==> inputs of build 6 <==
Design PMPD, start of the top module:
module PMPD(
    input wire clk,
    input wire rst_n,
    input wire sclk,
    input wire mosi,
    input wire ss,
    output wire miso,            
    output wire drive
);
export LEC_CHECK = 0
export ABC_AREA = 0
export CAP_MARGIN = 20
export CELL_PAD_IN_SITES_DETAIL_PLACEMENT = 2
export CORE_ASPECT_RATIO = 0.69
export CORE_MARGIN = 6
export CORE_UTILIZATION = 22
export CTS_CLUSTER_DIAMETER = 24
export CTS_CLUSTER_SIZE = 47
export GPL_ROUTABILITY_DRIVEN = 0
export HOLD_SLACK_MARGIN = -0.08
export MAX_ROUTING_LAYER = met4
export SETUP_SLACK_MARGIN = 0.12
export SLEW_MARGIN = 25
create_clock -name core_clock -period 8.41 [get_ports {clk}]
run.sh (not shown) runs the stock make flow with config.mk's settings and CLKGATE_MAP_FILE=.
==> inputs of build 62, as changes to build 6 <==
Settings changed: ABC_AREA 0 to not set, CELL_PAD_IN_SITES_DETAIL_PLACEMENT 2 to not set, CORE_ASPECT_RATIO 0.69 to not set, CORE_MARGIN 6 to 2, CORE_UTILIZATION 22 to 40, CTS_CLUSTER_DIAMETER 24 to not set, CTS_CLUSTER_SIZE 47 to not set, GPL_ROUTABILITY_DRIVEN 0 to not set, HOLD_SLACK_MARGIN -0.08 to not set, MAX_ROUTING_LAYER met4 to not set, SETUP_SLACK_MARGIN 0.12 to not set, SLEW_MARGIN 25 to 20.
==> flow/constraint.sdc (replaced) <==
create_clock -name core_clock -period 5.44 [get_ports {clk}]
set_input_delay 1.0880 -clock core_clock [delete_from_list [all_inputs] [get_ports {clk}]]
set_output_delay 1.0880 -clock core_clock [all_outputs]
set_load 0.01 [all_outputs]
==> notes <==
- Build 62 completed, yet does not pass: setup timing. Build 6 passed the timing, design-rule and antenna checks.
- In build 62 the count of clock-buffer cells in the layout is lower than in build 6, by 202.
- Between build 62 and build 6, the lower critical path depth is in build 6 (gap 3).
- Between build 62 and build 6, the lower first-iteration DRC count is in build 6 (gap about 3.4%, measured against build 6).
- Against build 6, the utilization of build 62 is higher by 19 points.
- Design area: build 6 is higher than build 62 (about 6.4%).
- In build 6 the register-to-register slack is higher than in build 62, by 1.4 ns.
- Of build 62 and build 6, build 62 has the higher non-clock buffer count (gap 335).
- Of build 62 and build 6, build 6 has the higher setup slack (gap 1.4 ns).
- In build 62 the total power is larger than in build 6, by 12%.
- In build 6 the cell count is larger than in build 62, by 25%.
==> figures <==
quantity                                                                                       build 6                                    build 62
Status                                                                no timing/DRC/antenna violations                  complete, but fails checks
Violated checks                                                                                      -                                setup timing
Total area of multi-input combinational cells                                               31700 um^2                                  32700 um^2
Met1 layer usage reported by global route                                                        0.126                                       0.170
Flop share of the area                                                                           0.473                                       0.503
Setup clock skew after layout                                                                0.0552 ns                                   0.0539 ns
CLK BUF                                                                                            497                                         295
Count of non-CTS buffers in the layout                                                              59                                         394
Chip area                                                                                  389000 um^2                                 209000 um^2
Starting DRT DRC Count                                                                            2177                                        2251
Vertical die size                                                                               520 um                                      457 um
Sw Pwr                                                                                         5.77 mW                                     5.96 mW
Clock transition at the registers of the reported paths                                        0.05 ns                                     0.06 ns
Crit. Startpoint                                         check_respiration.fir_long[15][1]$_DFFE_PN0P_  check_respiration.sum_short[1]$_DFFE_PN0P_
Non-Clock Buffer Area Fraction                                                                 0.00762                                      0.0347
Number of buffers created by CTS                                                                   392                                         200
Total power consumption of the routed design                                                   25.8 mW                                     28.7 mW
Placed instance count                                                                            10700                                        8695
Post-Layout Cell Count                                                                           11400                                        9101
Routed via count                                                                                 47200                                       44000
Die x size                                                                                      748 um                                      457 um
Multi-input gate share of the layout cell area                                                   0.311                                       0.341
Register share of total power                                                                    0.364                                       0.502

========
==> 11-26: inputs <==
Starting RTL as in the previous note.
Settings: LEC_CHECK=0, ABC_AREA=1, CAP_MARGIN=5, CELL_PAD_IN_SITES_DETAIL_PLACEMENT=1, CORE_ASPECT_RATIO=1.22, CORE_MARGIN=2, CORE_UTILIZATION=60, CTS_CLUSTER_DIAMETER=291, GPL_TIMING_DRIVEN=0, HOLD_SLACK_MARGIN=0.1, MIN_ROUTING_LAYER=met2, PLACE_DENSITY=0.93, SETUP_SLACK_MARGIN=-0.83, SLEW_MARGIN=20; clock period 14.0 ns.
==> inputs of 02-16, as changes to 11-26 <==
- ABC_AREA: 1 -> unset
- CAP_MARGIN: 5 -> 20
- CELL_PAD_IN_SITES_DETAIL_PLACEMENT: 1 -> unset
- CORE_ASPECT_RATIO: 1.22 -> unset
- CORE_UTILIZATION: 60 -> 37
- CTS_CLUSTER_DIAMETER: 291 -> unset
- GPL_TIMING_DRIVEN: 0 -> unset
- HOLD_SLACK_MARGIN: 0.1 -> unset
- MIN_ROUTING_LAYER: met2 -> unset
- PLACE_DENSITY: 0.93 -> unset
- SETUP_SLACK_MARGIN: -0.83 -> unset
==> flow/constraint.sdc (replaced) <==
create_clock -name core_clock -period 8.01 [get_ports {clk}]
set_input_delay 1.6020 -clock core_clock [delete_from_list [all_inputs] [get_ports {clk}]]
set_output_delay 1.6020 -clock core_clock [all_outputs]
set_load 0.01 [all_outputs]
==> inputs of 12-05, as changes to 11-26 <==
- CAP_MARGIN: 5 -> 20
- CELL_PAD_IN_SITES_DETAIL_PLACEMENT: 1 -> unset
- CORE_ASPECT_RATIO: 1.22 -> unset
- CORE_UTILIZATION: 60 -> 72
- CTS_CLUSTER_DIAMETER: 291 -> 397
- CTS_CLUSTER_SIZE: unset -> 10
- GPL_TIMING_DRIVEN: 0 -> unset
- HOLD_SLACK_MARGIN: 0.1 -> unset
- MIN_ROUTING_LAYER: met2 -> unset
- PLACE_DENSITY: 0.93 -> unset
- PLACE_DENSITY_LB_ADDON: unset -> 0.11
- SETUP_SLACK_MARGIN: -0.83 -> unset
==> flow/constraint.sdc (replaced) <==
create_clock -name core_clock -period 4.72 [get_ports {clk}]
set_input_delay 0.9440 -clock core_clock [delete_from_list [all_inputs] [get_ports {clk}]]
set_output_delay 0.9440 -clock core_clock [all_outputs]
set_load 0.01 [all_outputs]
==> impl_metrics.csv <==
group,metric,value,unit
status,outcome,"aborted with a tool error",
status,haltStage,"global routing (5_1_grt)",
yosys,synth.cell_area,82600,um2
yosys,ys_sh_simple,13.87,%
yosys,ys_types,58,
global_route,track_usage,100.3,%
placed_design,place_inst,10884,
yosys,xor_area_share,1.760,%
yosys,fa_ha_area_share,5.850,%
status,stop_error,"[ERROR GRT-0116] Global routing finished with congestion. Check the congestion regions in the DRC Viewer.",
placed_design,placed_cell_area,85360,um2
global_route,met1_usage,0,%
yosys,compound_area_share,12.08,%
die,die-height,413.8,um
die,fp_util,60.37,%
The numbers above come from 11-26.

==> impl_metrics.csv <==
group,metric,value,unit
status,outcome,"failed layout checks",
status,so_faults,"negative setup slack",
placed_design,placed_cell_area,86610,um2
die,fp_util,72.43,%
placed_design,place_inst,10550,
yosys,synth.cell_area,82600,um2
die,die-height,342.7,um
final_timing,setup_ws,-1.836,ns
yosys,compound_area_share,12.08,%
final_timing,finalSetupViolations,16,
yosys,xor_area_share,1.760,%
yosys,ys_sh_simple,13.87,%
The numbers above come from 12-05.

==> impl_metrics.csv <==
group,metric,value,unit
yosys,compound_area_share,3.881,%
yosys,synth.cell_area,82190,um2
yosys,xor_area_share,2.016,%
global_route,met1_usage,15.23,%
yosys,fa_ha_area_share,5.892,%
setup_path,crit_top_cell,"a21oi_1",
power,power_frac_clock,48.2,%
placed_design,place_inst,8695,
setup_path,worstRegToRegCells,32,
global_route,track_usage,11.29,%
yosys,ys_types,88,
placed_design,placed_cell_area,85770,um2
die,die-height,475.3,um
status,outcome,"finished clean",
The numbers above come from 02-16.

Power figures rest on the tool's default switching activity, not on a simulated workload.
